// desiredDrive_reg
module desiredDrive_reg(
    input clk, rst_n,
    input [11:0] avg_torque,
    input [4:0] cadence,
    input not_pedaling,
    input [12:0] incline,
    input [2:0] scale,
    output logic [11:0] target_curr
);
logic [11:0] avg_torque_r;
logic [4:0] cadence_r;
logic not_pedaling_r;
logic [12:0] incline_r;
logic [2:0] scale_r;
logic [11:0] target_curr_nxt;
always_ff @(posedge clk, negedge rst_n) begin
    if (!rst_n) begin
        avg_torque_r <= 12'h000;
        cadence_r <= 5'h00;
        not_pedaling_r <= 1'b0;
        incline_r <= 13'h0000;
        scale_r <= 3'h0;
    end
    else begin
        avg_torque_r <= avg_torque;
        cadence_r <= cadence;
        not_pedaling_r <= not_pedaling;
        incline_r <= incline;
        scale_r <= scale;
    end
end
desiredDrive iDD(.avg_torque(avg_torque_r), .cadence(cadence_r), .not_pedaling(not_pedaling_r),
                 .incline(incline_r), .scale(scale_r), .target_curr(target_curr_nxt));
always_ff @(posedge clk, negedge rst_n) begin
    if (!rst_n)
        target_curr <= 12'h000;
    else
        target_curr <= target_curr_nxt;
end
endmodule
Size in the first run: about 48 I/O pins.
==> flow/config.mk <==
export PLATFORM = sky130hd
export DESIGN_NAME = desiredDrive_reg
export DESIGN_NICKNAME = desiredDrive_reg
export VERILOG_FILES = /design/flow/design.v
export SDC_FILE = /design/flow/constraint.sdc
export NUM_CORES = 4
export LEC_CHECK = 0
export CAP_MARGIN = 0
export CORE_MARGIN = 2
export CORE_UTILIZATION = 72
export PLACE_DENSITY_LB_ADDON = 0.0
export SLEW_MARGIN = 20
export TNS_END_PERCENT = 5
==> flow/constraint.sdc <==
create_clock -name core_clock -period 11.2 [get_ports {clk}]
set_input_delay 2.2400 -clock core_clock [delete_from_list [all_inputs] [get_ports {clk}]]
set_output_delay 2.2400 -clock core_clock [all_outputs]
set_load 0.01 [all_outputs]
run.sh (not shown) runs the stock make flow with config.mk's settings and CLKGATE_MAP_FILE=.
The starting point reached the layout checks and failed them: setup timing.
Then changed:
- CAP_MARGIN: 0 -> 20
- CORE_UTILIZATION: 72 -> 64
- PLACE_DENSITY_LB_ADDON: 0.0 -> unset
- TNS_END_PERCENT: 5 -> unset
- clock period: 11.2 -> 9.84 ns (I/O delays scaled with it)
Outcome: The changed run produced a layout that fails on setup timing. Cell count climbs by 10%. Worst setup slack is worse by 0.87 ns. Die size climbs by 12%. Hold slack is worse by 0.069 ns. Utilization drops by 4.5 points. First-iteration DRC count drops by about 27%. Via count drops by 1.8%.

========
desiredDrive_reg again, from the RTL that the note above started with.
clock: 14.5 ns
lec_check: 0
abc_area: 0
cap_margin: 25
core_aspect_ratio: 1.67
core_margin: 8
core_utilization: 59
gpl_routability_driven: 0
gpl_timing_driven: 1
max_routing_layer: met5
setup_slack_margin: -0.09
slew_margin: 5
tns_end_percent: 90
The first run went through all stages and came out clean.
Rerun with:
- ABC_AREA: 0 -> not set
- CAP_MARGIN: 25 -> 20
- CORE_ASPECT_RATIO: 1.67 -> not set
- CORE_MARGIN: 8 -> 2
- CORE_UTILIZATION: 59 -> 40
- GPL_ROUTABILITY_DRIVEN: 0 -> not set
- GPL_TIMING_DRIVEN: 1 -> not set
- MAX_ROUTING_LAYER: met5 -> not set
- SETUP_SLACK_MARGIN: -0.09 -> not set
- SLEW_MARGIN: 5 -> 20
- TNS_END_PERCENT: 90 -> not set
- clock period: 14.5 -> 12.3 ns (I/O delays scaled with it)
Wire length barely changes; clock skew is higher by 4.1 ps; register-to-register slack degrades by 810 ps; first-iteration DRC count goes up by 27%; sequential share of layout area went down by 0.47 points; count of clock-buffer cells in the layout came out lower by 2; final cell count rose by 11%.
Rerun with:
- CORE_UTILIZATION: 40 -> 66
- clock period: 12.3 -> 10.7 ns (I/O delays scaled with it)
The new run completed, yet does not pass: setup timing.
Synthesized area stays the same.
Global-route usage came out higher by 14 points.
Count of clock-buffer cells in the layout stays the same.
Core utilization grows by 38 points.
Non-clock buffer count grows by 173.
Rerun with:
- ABC_AREA: not set -> 1
- CORE_UTILIZATION: 66 -> 63
- SETUP_SLACK_MARGIN: not set -> 2.4
- TNS_END_PERCENT: not set -> 10
Outcome: The changed run finished but failed the layout checks on setup timing; fmax rose by a few percent; design area rose by a few percent; global-route usage rose by 0.72 points; worst setup slack gets better by 250 ps.
Rerun with:
- ABC_AREA: 1 -> not set
- CORE_UTILIZATION: 63 -> 65
- SETUP_SLACK_MARGIN: 2.4 -> not set
- TNS_END_PERCENT: 10 -> not set
- clock period: 10.7 -> 16.3 ns (I/O delays scaled with it)
Outcome: Now the flow completed without violations. Synthesized cell count decreases by 13%. Worst hold slack gets better by 150 ps. Register-to-register slack gets better by 3400 ps. Worst setup slack gets better by 3400 ps.

========
desiredDrive_reg again, from the RTL that the note above started with.
clock: 13.0 ns
lec_check: 0
cap_margin: 20
core_aspect_ratio: 1.18
core_margin: 2
core_utilization: 31
setup_slack_margin: -1.0
slew_margin: 20
The baseline completed without violations.
Then changed:
CORE_ASPECT_RATIO = default   (was 1.18)
CORE_UTILIZATION = 40   (was 31)
SETUP_SLACK_MARGIN = default   (was -1.0)
Maximum frequency grows by 4.2%.
Hold slack is better by 13 ps.
Core utilization grows by 10 points.
Non-clock buffer count grows by 1.
Via count shrinks by 0.34%.
Register-to-register slack is better by 500 ps.
Final cell count shrinks by 4.9%.
Then changed:
CORE_ASPECT_RATIO = 1.75   (was default)
CORE_MARGIN = 10   (was 2)
MAX_ROUTING_LAYER = met5   (was default)
SLEW_MARGIN = 40   (was 20)
Effect: Utilization fell by 0.25 points; wire length rose by a few percent; die area rose by about a fifth; global-route usage fell by 3.6 points; area after synthesis stays the same; flip-flop count does not change; final area barely changes; non-clock buffer count rose by 3.
Then changed:
CORE_ASPECT_RATIO = 1.05   (was 1.75)
CORE_UTILIZATION = 49   (was 40)
CTS_CLUSTER_SIZE = 65   (was default)
HOLD_SLACK_MARGIN = 0.15   (was default)
MAX_ROUTING_LAYER = met4   (was met5)
SETUP_SLACK_MARGIN = 0.85   (was default)
The changed run produced a clean layout.
Die size drops by 17%.
Non-clock buffer count climbs by 25.
Area after synthesis stays the same.
Wire length climbs by 4.6%.
Synthesized cell count stays the same.
Global-route usage climbs by 4.1 points.
Via count climbs by 2.4%.
Count of clock-buffer cells in the layout climbs by 2.
Then changed:
ABC_AREA = 1   (was default)
CAP_MARGIN = 10   (was 20)
CELL_PAD_IN_SITES_GLOBAL_PLACEMENT = 3   (was default)
CORE_ASPECT_RATIO = 1.76   (was 1.05)
CORE_MARGIN = 2   (was 10)
CORE_UTILIZATION = 40   (was 49)
CTS_CLUSTER_DIAMETER = 31   (was default)
CTS_CLUSTER_SIZE = default   (was 65)
GPL_ROUTABILITY_DRIVEN = 1   (was default)
HOLD_SLACK_MARGIN = 0.19   (was 0.15)
MAX_ROUTING_LAYER = default   (was met4)
PLACE_DENSITY = 0.4   (was default)
SETUP_SLACK_MARGIN = -1.13   (was 0.85)
SLEW_MARGIN = 35   (was 40)
TNS_END_PERCENT = 35   (was default)
Result:
- This time the run finished but fails on setup timing
- first-iteration DRC count went down by 37%
- wire length goes up by 22%
- via count came out higher by 5.9%
Then changed:
ABC_AREA = default   (was 1)
CAP_MARGIN = 20   (was 10)
CELL_PAD_IN_SITES_GLOBAL_PLACEMENT = default   (was 3)
CORE_ASPECT_RATIO = default   (was 1.76)
CTS_CLUSTER_DIAMETER = 343   (was 31)
CTS_CLUSTER_SIZE = 100   (was default)
GPL_ROUTABILITY_DRIVEN = default   (was 1)
HOLD_SLACK_MARGIN = default   (was 0.19)
PLACE_DENSITY = default   (was 0.4)
SETUP_SLACK_MARGIN = default   (was -1.13)
SLEW_MARGIN = 20   (was 35)
TNS_END_PERCENT = 15   (was 35)
What happened: This time the run ran to the end with no violations; via count went down by 8.2%; hold slack improves by 110 ps; final area went down by 1.2%; utilization went up by 0.38 points; routed wire length went down by 24%; count of clock-buffer cells in the layout is unchanged; final cell count went down by 11%.

========
## v59
The RTL this note starts from:
==> flow/design.v <==
module incline_sat(
    input [12:0] incline,
    output [9:0] incline_sat
);
assign incline_sat = (~incline[12] && |incline[12:9]) ? 10'h1FF : 
                    (incline[12] && ~(&incline[12:9])) ? 10'h200 : incline[9:0];
endmodule
module desiredDrive(
    input [11:0] avg_torque,
    input [4:0] cadence,
    input not_pedaling,
    input [12:0] incline,
    input [2:0] scale,
    output [11:0] target_curr
);
localparam TORQUE_MIN = 12'h380;
localparam TOO_SMALL = 5'h05;
logic [9:0] inc_sat;
incline_sat i1( .incline(incline), .incline_sat(inc_sat));
logic [10:0] incline_factor;
assign incline_factor = {inc_sat[9], inc_sat[9:0]} + 11'd256;
logic [8:0] incline_factor_limit;
assign incline_factor_limit = (incline_factor[10] == 1'b1) ? 9'h000 : (incline_factor[9]) ? 9'h1FF : incline_factor[8:0];
logic [5:0] cadence_factor;
assign cadence_factor = (|cadence[4:1]) ? ({1'b0, cadence} + 6'd32) : 6'h00;
logic [12:0]torque_off;
assign torque_off = {1'b0, avg_torque} - {1'b0, TORQUE_MIN};
logic [12:0] torque_pos;
assign torque_pos = (torque_off[12] == 1'b1) ? 12'h000 : torque_off[11:0];
logic [30:0]assist_prod;
assign assist_prod = not_pedaling ? 30'h00000000 : (torque_pos * incline_factor_limit * cadence_factor * scale);
assign target_curr = (|assist_prod[29:27]) ? 12'hFFF : assist_prod[26:15];
endmodule
module desiredDrive_reg(
    input clk, rst_n,
    input [11:0] avg_torque,
    input [4:0] cadence,
    input not_pedaling,
    input [12:0] incline,
    input [2:0] scale,
    output logic [11:0] target_curr
);
logic [11:0] avg_torque_r;
logic [4:0] cadence_r;
logic not_pedaling_r;
logic [12:0] incline_r;
logic [2:0] scale_r;
logic [11:0] target_curr_nxt;
always_ff @(posedge clk, negedge rst_n) begin
    if (!rst_n) begin
        avg_torque_r <= 12'h000;
        cadence_r <= 5'h00;
        not_pedaling_r <= 1'b0;
        incline_r <= 13'h0000;
        scale_r <= 3'h0;
    end
    else begin
        avg_torque_r <= avg_torque;
        cadence_r <= cadence;
        not_pedaling_r <= not_pedaling;
        incline_r <= incline;
        scale_r <= scale;
    end
end
desiredDrive iDD(.avg_torque(avg_torque_r), .cadence(cadence_r), .not_pedaling(not_pedaling_r),
                 .incline(incline_r), .scale(scale_r), .target_curr(target_curr_nxt));
always_ff @(posedge clk, negedge rst_n) begin
    if (!rst_n)
        target_curr <= 12'h000;
    else
        target_curr <= target_curr_nxt;
end
endmodule
Settings: LEC_CHECK=0, ABC_AREA=0, CAP_MARGIN=15, CORE_MARGIN=2, CORE_UTILIZATION=72, CTS_CLUSTER_SIZE=80, GPL_ROUTABILITY_DRIVEN=1, GPL_TIMING_DRIVEN=1, MAX_ROUTING_LAYER=met4, PLACE_DENSITY_LB_ADDON=0.0, SETUP_SLACK_MARGIN=3.31, SLEW_MARGIN=35, TNS_END_PERCENT=90; clock period 11.6 ns.
[flow] v59 | stages: complete | final checks: fail | reason: negative setup slack
Changes in v29 relative to v59:
Settings: removing GPL_ROUTABILITY_DRIVEN (formerly 1); removing SETUP_SLACK_MARGIN (formerly 3.31); removing ABC_AREA (formerly 0); removing MAX_ROUTING_LAYER (formerly met4); changing CAP_MARGIN from 15 to 0; changing SLEW_MARGIN from 35 to 20; setting CORE_ASPECT_RATIO to 0.52 for the first time; removing GPL_TIMING_DRIVEN (formerly 1); removing CTS_CLUSTER_SIZE (formerly 80); removing TNS_END_PERCENT (formerly 90); changing the clock period (ns, I/O delays scaled along) from 11.6 to 11.2.
FAIL v29 @ 5_1_grt: tool exited with error. Comparing v29 against v59, there is no change at all in chip area line of the yosys report. v29 — half-perimeter wire length of the detailed placement result about 25% higher, v59 as reference. | number of resized instances in the post-cts repair step | v29 vs v59 | 93% higher |. Taking v29 as 1.0, v59 lands at 1.4 on height of the die. Final weighted congestion of routability-driven global placement ends up lower on v59. Die: v29 bigger than v59. v59 -> v29: number of instances in the synthesized netlist delta 0, exact match. Pre-CTS setup slack deteriorates in v29 relative to v59. Between v59 and v29, the flow reports area of the core decreasing slightly. Diff v59 -> v29 | die boundary width | increase of 48 µm.
Input changes introduced in v22 (baseline for comparison: v29):
Settings: CORE_UTILIZATION: 72 -> 63; CORE_ASPECT_RATIO: 0.52 -> unset; CAP_MARGIN: 0 -> 20; PLACE_DENSITY_LB_ADDON: 0.0 -> unset; the clock period (ns, I/O delays scaled along): 11.2 -> 10.7.
### Flow results
- Of v22 and v29, only v29 fails to reach the end of the flow.
- v29 | ERROR | 5_1_grt
- v22 vs. v29: buffers inserted during post-CTS setup optimization saw a decrease; core box area saw an increase.
- v22 against v29; die size is up by more than 10%.
- v22 ended with more cell row count than v29.
- v29 -> v22: area after synthesis delta 0, exact match
- v22: total cell area at the placement stage 2.0% above v29
- The final reports for v22 and v29 show number of instances in the placed design higher in the former.
- Per the comparison of v22 with v29, fraction of the yosys area taken by sequential cells flat; sink count of the clock tree ~0 delta; post-cts sizing count saw a decrease; post-place setup slack now sits higher.
## Diff of input files: v28 against v22
Settings: swapping 63 for 72 in CORE_UTILIZATION; swapping 20 for 0 in CAP_MARGIN; swapping 10.7 for 11.2 in the clock period (ns, I/O delays scaled along).
==> results <==
Status for v22 and v28: no clean run. v22 ran in full, but the layout does not pass; the checks complain about negative setup slack. Looking at first-iteration DRC count across v22 and v28, the one that comes out lower is v22. Comparing v28 with v22, the cell area after synthesis came out essentially unchanged. Diff v22 -> v28: number of non-filler instances in the completed layout went down by 6.0%, via count went up by 418.
